Setup of build 83:
// adc_processing
module adc_processing #(
    parameter int SCALING_FACTOR = 310866,
    parameter int SHIFT_FACTOR   = 19,
    parameter int NEGATIVE_FACTOR = 12
) (
    input  logic        clk,
    input  logic        reset,
    input  logic        ready,
    input  logic [15:0] data,
    output logic [15:0] ave_data,
    output logic [15:0] scaled_adc_data
);
    localparam int SCALING_FACTOR_WIDTH = $clog2(SCALING_FACTOR) + 1;
    localparam int INTERMEDIATE_WIDTH = 16 + SCALING_FACTOR_WIDTH;
    logic [INTERMEDIATE_WIDTH-1:0] scaled_adc_data_temp; 
    logic [15:0] scaled_adc_data_pipe;
    averager #(
        .power(8),  
        .N(16)      
    ) AVERAGER (
        .reset(reset),
        .clk(clk),
        .EN(ready),
        .Din(data),
        .Q(ave_data)
    );
    always_ff @(posedge clk) begin
        if (reset) begin
            scaled_adc_data <= 0;
            scaled_adc_data_temp <= 0;
            scaled_adc_data_pipe <= 0;
        end
        else if (ready) begin
            scaled_adc_data_temp <= ave_data * SCALING_FACTOR;             
            scaled_adc_data_pipe <= scaled_adc_data_temp >> SHIFT_FACTOR;  
            scaled_adc_data      <= scaled_adc_data_pipe - 12;             
  ...
Size in the first run: ~51 I/O pins, roughly 150,000 µm² of cells after synthesis.
Settings: LEC_CHECK=0, ABC_AREA=1, CAP_MARGIN=20, CORE_ASPECT_RATIO=1.17, CORE_MARGIN=2, CORE_UTILIZATION=72, CTS_CLUSTER_SIZE=14, GPL_ROUTABILITY_DRIVEN=0, PLACE_DENSITY_LB_ADDON=0.11, SETUP_SLACK_MARGIN=0.25, SLEW_MARGIN=25; clock period 3.84 ns.
run.sh (not shown) runs the stock make flow with config.mk's settings and CLKGATE_MAP_FILE=.
What the final checks of build 83 revealed, after a flow that finished every stage, was a layout that fails on negative setup slack.
What build 55 does differently from build 83 at the input level:
==> flow/config.mk <==
export PLATFORM = sky130hd
export DESIGN_NAME = adc_processing
export DESIGN_NICKNAME = adc_processing
export VERILOG_FILES = /design/flow/design.v
export SDC_FILE = /design/flow/constraint.sdc
export NUM_CORES = 4
export LEC_CHECK = 0
export CAP_MARGIN = 20
export CORE_MARGIN = 2
export CORE_UTILIZATION = 50
export PLACE_DENSITY = 0.6
export SLEW_MARGIN = 20
==> flow/constraint.sdc <==
create_clock -name core_clock -period 6.29 [get_ports {clk}]
set_input_delay 1.2580 -clock core_clock [delete_from_list [all_inputs] [get_ports {clk}]]
set_output_delay 1.2580 -clock core_clock [all_outputs]
set_load 0.01 [all_outputs]
## What came out
From build 83 to build 55 the numbers moved as follows: arithmetic-cell share of the synthesized area counting full adders, half adders and majority gates closely matched the old numbers; number of clock buffer instances in the layout grew by 31; wire length per cell saw an increase; aggregate routed wire length lost about 14%.
Taking build 83 as the reference, in build 55 HPWL after detailed placement decreased 12,000 µm; post-route setup TNS increased 15,020 ps.
Relative to build 83, the flop-to-flop setup slack of build 55 is higher by 1580 ps.
Floorplan die area: build 55 worse than build 83
Via count on build 55 is ahead of build 83.
On instance count after placement with tap cells included: between build 55 and build 83, it ends up higher for build 83.
Build 55 was carried through to the last stage, and its layout satisfied the timing, design-rule and antenna checks.
Taking build 83 over build 55, the non-clock inverter total of the final layout ratio works out to 2.0.
Here is what was changed in the inputs of build 29 compared with build 55.
-- flow/config.mk --
<<< build 55, line 6
export NUM_CORES = 4
export LEC_CHECK = 0
export CAP_MARGIN = 20
export CORE_MARGIN = 2
export CORE_UTILIZATION = 50
export PLACE_DENSITY = 0.6
export SLEW_MARGIN = 20
>>> build 29, line 6
export NUM_CORES = 4
export LEC_CHECK = 0
export ABC_AREA = 1
export CAP_MARGIN = 0
export CORE_MARGIN = 2
export CORE_UTILIZATION = 72
export CTS_CLUSTER_SIZE = 15
export SETUP_SLACK_MARGIN = -0.38
export SLEW_MARGIN = 20
==> flow/constraint.sdc <==
create_clock -name core_clock -period 3.71 [get_ports {clk}]
set_input_delay 0.7420 -clock core_clock [delete_from_list [all_inputs] [get_ports {clk}]]
set_output_delay 0.7420 -clock core_clock [all_outputs]
set_load 0.01 [all_outputs]
--- outcome ---
Complete run, failing final checks: build 29, reason negative setup slack. Global-route wire length before repair for build 29: 80,000 µm up relative to build 55. Delta (build 29 minus build 55): total wirelength of the detailed-routed design grew by 20%; sum of negative setup slack -17,480 ps; area added between synthesis and finish dropped 1.8 points.
--- input diff build 29..build 85 ---
==> flow/config.mk <==
export PLATFORM = sky130hd
export DESIGN_NAME = adc_processing
export DESIGN_NICKNAME = adc_processing
export VERILOG_FILES = /design/flow/design.v
export SDC_FILE = /design/flow/constraint.sdc
export NUM_CORES = 4
export LEC_CHECK = 0
export ABC_AREA = 1
export CAP_MARGIN = 20
export CORE_MARGIN = 2
export CORE_UTILIZATION = 72
export CTS_CLUSTER_DIAMETER = 69
export CTS_CLUSTER_SIZE = 14
export PLACE_DENSITY_LB_ADDON = 0.14
export SETUP_SLACK_MARGIN = 1.2
export SLEW_MARGIN = 20
==> flow/constraint.sdc <==
create_clock -name core_clock -period 4.16 [get_ports {clk}]
set_input_delay 0.8320 -clock core_clock [delete_from_list [all_inputs] [get_ports {clk}]]
set_output_delay 0.8320 -clock core_clock [all_outputs]
set_load 0.01 [all_outputs]
### Flow results
- Share of flip-flops with an asynchronous set or reset: build 85 vs build 29 identical
- The runs compared here, build 29 and build 85, all ended either early or with open violations.
- Completing all stages was not enough for build 29: its layout failed the final checks because of negative setup slack.
- In build 85 relative to build 29, count of fill cells added during filler insertion had gone up by a few percent.
- Relative to build 29, core utilization has decreased by 2.5 points in build 85.
Here is what was changed in the inputs of build 33 compared with build 85.
-- flow/config.mk --
<<< build 85, line 10
export CORE_MARGIN = 2
export CORE_UTILIZATION = 72
export CTS_CLUSTER_DIAMETER = 69
export CTS_CLUSTER_SIZE = 14
export PLACE_DENSITY_LB_ADDON = 0.14
export SETUP_SLACK_MARGIN = 1.2
export SLEW_MARGIN = 20
>>> build 33, line 10
export CORE_MARGIN = 2
export CORE_UTILIZATION = 72
export CTS_CLUSTER_SIZE = 14
export PLACE_DENSITY_LB_ADDON = 0.15
export SETUP_SLACK_MARGIN = 1.3
export SLEW_MARGIN = 20
==> flow/constraint.sdc <==
create_clock -name core_clock -period 4.43 [get_ports {clk}]
set_input_delay 0.8860 -clock core_clock [delete_from_list [all_inputs] [get_ports {clk}]]
set_output_delay 0.8860 -clock core_clock [all_outputs]
set_load 0.01 [all_outputs]
[summary]
Build 33 vs build 85 — reported combinational group power dropped by a few percent. On cell area after placement, build 85 tracks build 33 almost exactly. Number of CTS-inserted buffers (build 33 over build 85): increase, 48. Delta (build 33 minus build 85): via count grew by 1,381; post-route core utilization grew by 1.9 points; power grew by about 1.5%; initial antenna violation count grew by 1. Each of build 85 and build 33 falls short of a clean finish. Comparing build 85 and build 33, the lower non-clock buffer count was measured on build 33. Wire length (build 33 over build 85): increase, 1.2%.
What build 57 does differently from build 33 at the input level:
-- flow/config.mk --
<<< build 33, line 10
export CORE_MARGIN = 2
export CORE_UTILIZATION = 72
export CTS_CLUSTER_SIZE = 14
export PLACE_DENSITY_LB_ADDON = 0.15
export SETUP_SLACK_MARGIN = 1.3
export SLEW_MARGIN = 20
>>> build 57, line 10
export CORE_MARGIN = 2
export CORE_UTILIZATION = 72
export CTS_CLUSTER_SIZE = 15
export SLEW_MARGIN = 20
==> flow/constraint.sdc <==
create_clock -name core_clock -period 4.73 [get_ports {clk}]
set_input_delay 0.9460 -clock core_clock [delete_from_list [all_inputs] [get_ports {clk}]]
set_output_delay 0.9460 -clock core_clock [all_outputs]
set_load 0.01 [all_outputs]
==> comparison <==
Build 57: complete, dirty (negative setup slack)
Comparing via count for build 57 and build 33, the smaller number came from build 57.
Taking build 33 as the reference, in build 57 via count of the first global-routing pass down 1,365, clock network fraction of total power up 0.5 points.
Global-route usage: build 57 vs build 33 down 0.46 points
Compared build 33 against build 57; sequential share of layout area within noise.


job 2924:
adc_processing again, from the RTL that the note above started with.
// adc_processing
module adc_processing #(
    parameter int SCALING_FACTOR = 310866,
    parameter int SHIFT_FACTOR   = 19,
    parameter int NEGATIVE_FACTOR = 12
) (
    input  logic        clk,
    input  logic        reset,
    input  logic        ready,
    input  logic [15:0] data,
    output logic [15:0] ave_data,
    output logic [15:0] scaled_adc_data
);
==> flow/config.mk <==
export PLATFORM = sky130hd
export DESIGN_NAME = adc_processing
export DESIGN_NICKNAME = adc_processing
export VERILOG_FILES = /design/flow/design.v
export SDC_FILE = /design/flow/constraint.sdc
export NUM_CORES = 4
export LEC_CHECK = 0
export ABC_AREA = 1
export CAP_MARGIN = 20
export CELL_PAD_IN_SITES_GLOBAL_PLACEMENT = 3
export CORE_ASPECT_RATIO = 0.75
export CORE_MARGIN = 2
export CORE_UTILIZATION = 48
export CTS_CLUSTER_DIAMETER = 78
export CTS_CLUSTER_SIZE = 28
export GPL_ROUTABILITY_DRIVEN = 1
export HOLD_SLACK_MARGIN = -0.06
export MAX_ROUTING_LAYER = met4
export MIN_ROUTING_LAYER = met2
export PLACE_DENSITY_LB_ADDON = 0.09
export SETUP_SLACK_MARGIN = -0.96
export SLEW_MARGIN = 10
export TNS_END_PERCENT = 25
==> flow/constraint.sdc <==
create_clock -name core_clock -period 10.7 [get_ports {clk}]
set_input_delay 2.1400 -clock core_clock [delete_from_list [all_inputs] [get_ports {clk}]]
set_output_delay 2.1400 -clock core_clock [all_outputs]
set_load 0.01 [all_outputs]
Job 2924 never completed, since it errored out during global placement without I/O.
> inputs changed (job 2924 -> job 9395)
- removing PLACE_DENSITY_LB_ADDON (formerly 0.09)
- removing TNS_END_PERCENT (formerly 25)
- changing SETUP_SLACK_MARGIN from -0.96 to 0.73
- removing CELL_PAD_IN_SITES_GLOBAL_PLACEMENT (formerly 3)
- removing CORE_ASPECT_RATIO (formerly 0.75)
- removing HOLD_SLACK_MARGIN (formerly -0.06)
- changing CORE_UTILIZATION from 48 to 50
- removing MAX_ROUTING_LAYER (formerly met4)
- removing CTS_CLUSTER_DIAMETER (formerly 78)
- removing ABC_AREA (formerly 1)
- removing GPL_ROUTABILITY_DRIVEN (formerly 1)
- removing MIN_ROUTING_LAYER (formerly met2)
- changing SLEW_MARGIN from 10 to 20
- setting PLACE_DENSITY to 0.6 for the first time
- removing CTS_CLUSTER_SIZE (formerly 28)
- changing the clock period (ns, I/O delays scaled along) from 10.7 to 6.29
### Flow results
Job 9395 finished end to end and its layout was clean on timing, DRC and antenna.
From job 2924 to job 9395 the numbers moved as follows: share of the core filled by cells before placement went up by 1.8 points, synthesized area increased about 0.8%, core area moved down, post-synthesis mux area share +27 points.
--- input diff job 9395..job 9716 ---
- putting CTS_CLUSTER_SIZE at 13 where nothing was set
- swapping 0.73 for 0.93 in SETUP_SLACK_MARGIN
- putting ABC_AREA at 1 where nothing was set
- swapping 50 for 68 in CORE_UTILIZATION
- clearing PLACE_DENSITY, which used to be 0.6
- swapping 6.29 for 3.5 in the clock period (ns, I/O delays scaled along)
Notes after the runs:
Looking at the reports, job 9395 completed the entire flow and the layout it produced met the timing, design-rule and antenna checks. Although it ran to completion, job 9716 produced a layout that fails the final checks because of setup timing. The final reports for job 9716 and job 9395 show via count higher in the former. Portion of total power attributed to combinational logic, job 9716 and job 9395: larger value in job 9716. Utilization: job 9716 > job 9395. Reported for job 9716 and job 9395, CTS H-tree depth turned out identical to the last digit. Looking at wire length of the first global-routing pass, job 9716 sits about 20% higher than job 9395 does. Buffering overhead was higher in job 9716 than in job 9395.
Input changes introduced in job 7146 (baseline for comparison: job 9716):
- CORE_UTILIZATION now 72, was 68
- SETUP_SLACK_MARGIN no longer set, was 0.93
- ABC_AREA no longer set, was 1
Notes after the runs:
Nothing crashed in job 7146 and all stages finished; the problem is that the final layout failed, the offending checks being setup timing. Number of vias after detailed routing was lower in the run labelled job 7146. Of the two values seen for top logic cell family in the synthesized netlist, simple AND/OR/NAND/NOR gates was produced by job 9716 and multiplexers by job 7146. Per the comparison of job 7146 with job 9716, clock skew after layout dropped 0.040 ns, number of filler cells placed in the layout decreased by 26% relative to the old numbers, first-iteration DRC count saw a decrease, total power lower, share of power burned in combinational logic climbed 1.7 points.
For job 2369, these inputs were changed with respect to job 7146:
- SETUP_SLACK_MARGIN newly set to 1.1
- PLACE_DENSITY_LB_ADDON newly set to 0.04
- ABC_AREA newly set to 1
- CTS_CLUSTER_SIZE changed from 13 to 15
- the clock period (ns, I/O delays scaled along) changed from 3.5 to 3.85
Findings:
- Completing all stages was not enough for job 2369: its layout failed the final checks because of setup timing.
- | final standard cell area without fillers | higher: job 7146 |
- Measured against each other, job 7146 and job 2369 differ in utilization of the core after routing, the lower figure coming from job 2369.
- Between job 2369 and job 7146, it is job 2369 whose routability-driven placement congestion ratio is higher, by 0.015.


== run 1 ==
adc_processing again, from the RTL that the note above started with.
Settings: LEC_CHECK=0, ABC_AREA=1, CAP_MARGIN=20, CORE_ASPECT_RATIO=1.17, CORE_MARGIN=2, CORE_UTILIZATION=71, CTS_CLUSTER_SIZE=41, GPL_ROUTABILITY_DRIVEN=0, PLACE_DENSITY_LB_ADDON=0.11, SETUP_SLACK_MARGIN=1.12, SLEW_MARGIN=25; clock period 3.84 ns.
| run 1 | all stages done | FAIL | negative setup slack |
Input-level comparison between run 2 and run 1:
# run 1
export LEC_CHECK = 0
export ABC_AREA = 1
export CAP_MARGIN = 20
export CORE_ASPECT_RATIO = 1.17
export CORE_MARGIN = 2
export CORE_UTILIZATION = 71
export CTS_CLUSTER_SIZE = 41
export GPL_ROUTABILITY_DRIVEN = 0
export PLACE_DENSITY_LB_ADDON = 0.11
export SETUP_SLACK_MARGIN = 1.12
export SLEW_MARGIN = 25
create_clock -name core_clock -period 3.84 [get_ports {clk}]
# run 2
export LEC_CHECK = 0
export CAP_MARGIN = 20
export CORE_MARGIN = 2
export CORE_UTILIZATION = 37
export PLACE_DENSITY = 0.6
export SLEW_MARGIN = 20
create_clock -name core_clock -period 6.29 [get_ports {clk}]
Notes after the runs:
Run 2 completed every stage of the flow, and the final layout passed the timing, design-rule and antenna checks. Critical path depth (higher): run 1. Looking at via total after detailed routing, run 2 sits about 23% lower than run 1 does. The estimated wirelength of the detail-placed design in run 2 was lower than what run 1 gave. Post-synthesis instance area went up slightly going from run 1 to run 2. Compared with run 1, run 2 instantiates a smaller number of standard cells.
diff inputs: run 2 => run 3
# run 2
export LEC_CHECK = 0
export CAP_MARGIN = 20
export CORE_MARGIN = 2
export CORE_UTILIZATION = 37
export PLACE_DENSITY = 0.6
export SLEW_MARGIN = 20
create_clock -name core_clock -period 6.29 [get_ports {clk}]
# run 3
export LEC_CHECK = 0
export ABC_AREA = 1
export CAP_MARGIN = 20
export CORE_MARGIN = 2
export CORE_UTILIZATION = 72
export CTS_CLUSTER_SIZE = 15
export PLACE_DENSITY_LB_ADDON = 0.04
export SETUP_SLACK_MARGIN = 1.04
export SLEW_MARGIN = 20
create_clock -name core_clock -period 3.49 [get_ports {clk}]
==> results <==
The flow for run 3 finished, though final verification flagged negative setup slack. Run 2: full flow OK, the timing, design-rule and antenna checks passed. Between run 2 and run 3, global-route usage increased. Side by side, share of power burned in registers turned out lower in run 3 than in run 2. The post-synthesis cell area of run 3 falls short of that of run 2 by 0.80%. Between run 3 and run 2, multiplexer share of the synthesized area is higher for run 2, run 3 comes in under that. Relative to run 2, clock buffer instance count of the final layout decreased by 41 in run 3. Of the two values seen for combinational family with the most area after synthesis, simple AND/OR/NAND/NOR gates was produced by run 3 and multiplexers by run 2.
The following lists how run 4 was set up differently from run 3:
# run 3
export LEC_CHECK = 0
export ABC_AREA = 1
export CAP_MARGIN = 20
export CORE_MARGIN = 2
export CORE_UTILIZATION = 72
export CTS_CLUSTER_SIZE = 15
export PLACE_DENSITY_LB_ADDON = 0.04
export SETUP_SLACK_MARGIN = 1.04
export SLEW_MARGIN = 20
create_clock -name core_clock -period 3.49 [get_ports {clk}]
# run 4
export LEC_CHECK = 0
export ABC_AREA = 1
export CAP_MARGIN = 40
export CORE_MARGIN = 2
export CORE_UTILIZATION = 72
export CTS_CLUSTER_SIZE = 15
export PLACE_DENSITY = 0.94
export SLEW_MARGIN = 20
create_clock -name core_clock -period 3.54 [get_ports {clk}]
## What came out
- [compare] base=run 3 new=run 4: delay of the slowest cell on the worst path was more or less identical; time the worst path needs with I/O delays and setup down 0.047 ns; final standard cell utilization of the core down 0.84 points; overall power after layout lost 2.8%.
- Met1 track demand over resource: run 4 > run 3
- Run 4: layout overhead on the synthesized area 1.2 points below run 3
- In the metrics for run 4 and run 3, the one carrying the higher static leakage power is run 3.
- Run 4 ran in full, but the layout does not pass; the checks complain about negative setup slack.
- Run 3 completed end to end; final checks failed (negative setup slack).
Here is what was changed in the inputs of run 5 compared with run 4.
# run 4
export LEC_CHECK = 0
export ABC_AREA = 1
export CAP_MARGIN = 40
export CORE_MARGIN = 2
export CORE_UTILIZATION = 72
export CTS_CLUSTER_SIZE = 15
export PLACE_DENSITY = 0.94
export SLEW_MARGIN = 20
create_clock -name core_clock -period 3.54 [get_ports {clk}]
# run 5
export LEC_CHECK = 0
export ABC_AREA = 1
export CAP_MARGIN = 20
export CORE_MARGIN = 2
export CORE_UTILIZATION = 40
export GPL_TIMING_DRIVEN = 0
export SLEW_MARGIN = 20
create_clock -name core_clock -period 10.0 [get_ports {clk}]
- Run 5: all stages complete, timing, DRC and antenna checks passed
- Side by side, relative slew slack turned out lower in run 5 than in run 4.
- Final hold slack: higher on run 5
- In run 5, via total after detailed routing is lower than in run 4.
- Per the comparison of run 5 with run 4, combinational cell power now sits lower; total power now sits lower; post-placement cell area now sits higher; post-route standard cell area excluding fillers now sits higher; maximum VDD drop now sits lower.
- Looking at wire length of the first global-routing pass across both flows, run 5 is the weaker of the two, with run 4 ahead.
- Comparing run 5 and run 4, the lower last weighted congestion value of the routability-driven placer was measured on run 4.
Power is estimated from default activity; no workload was simulated.
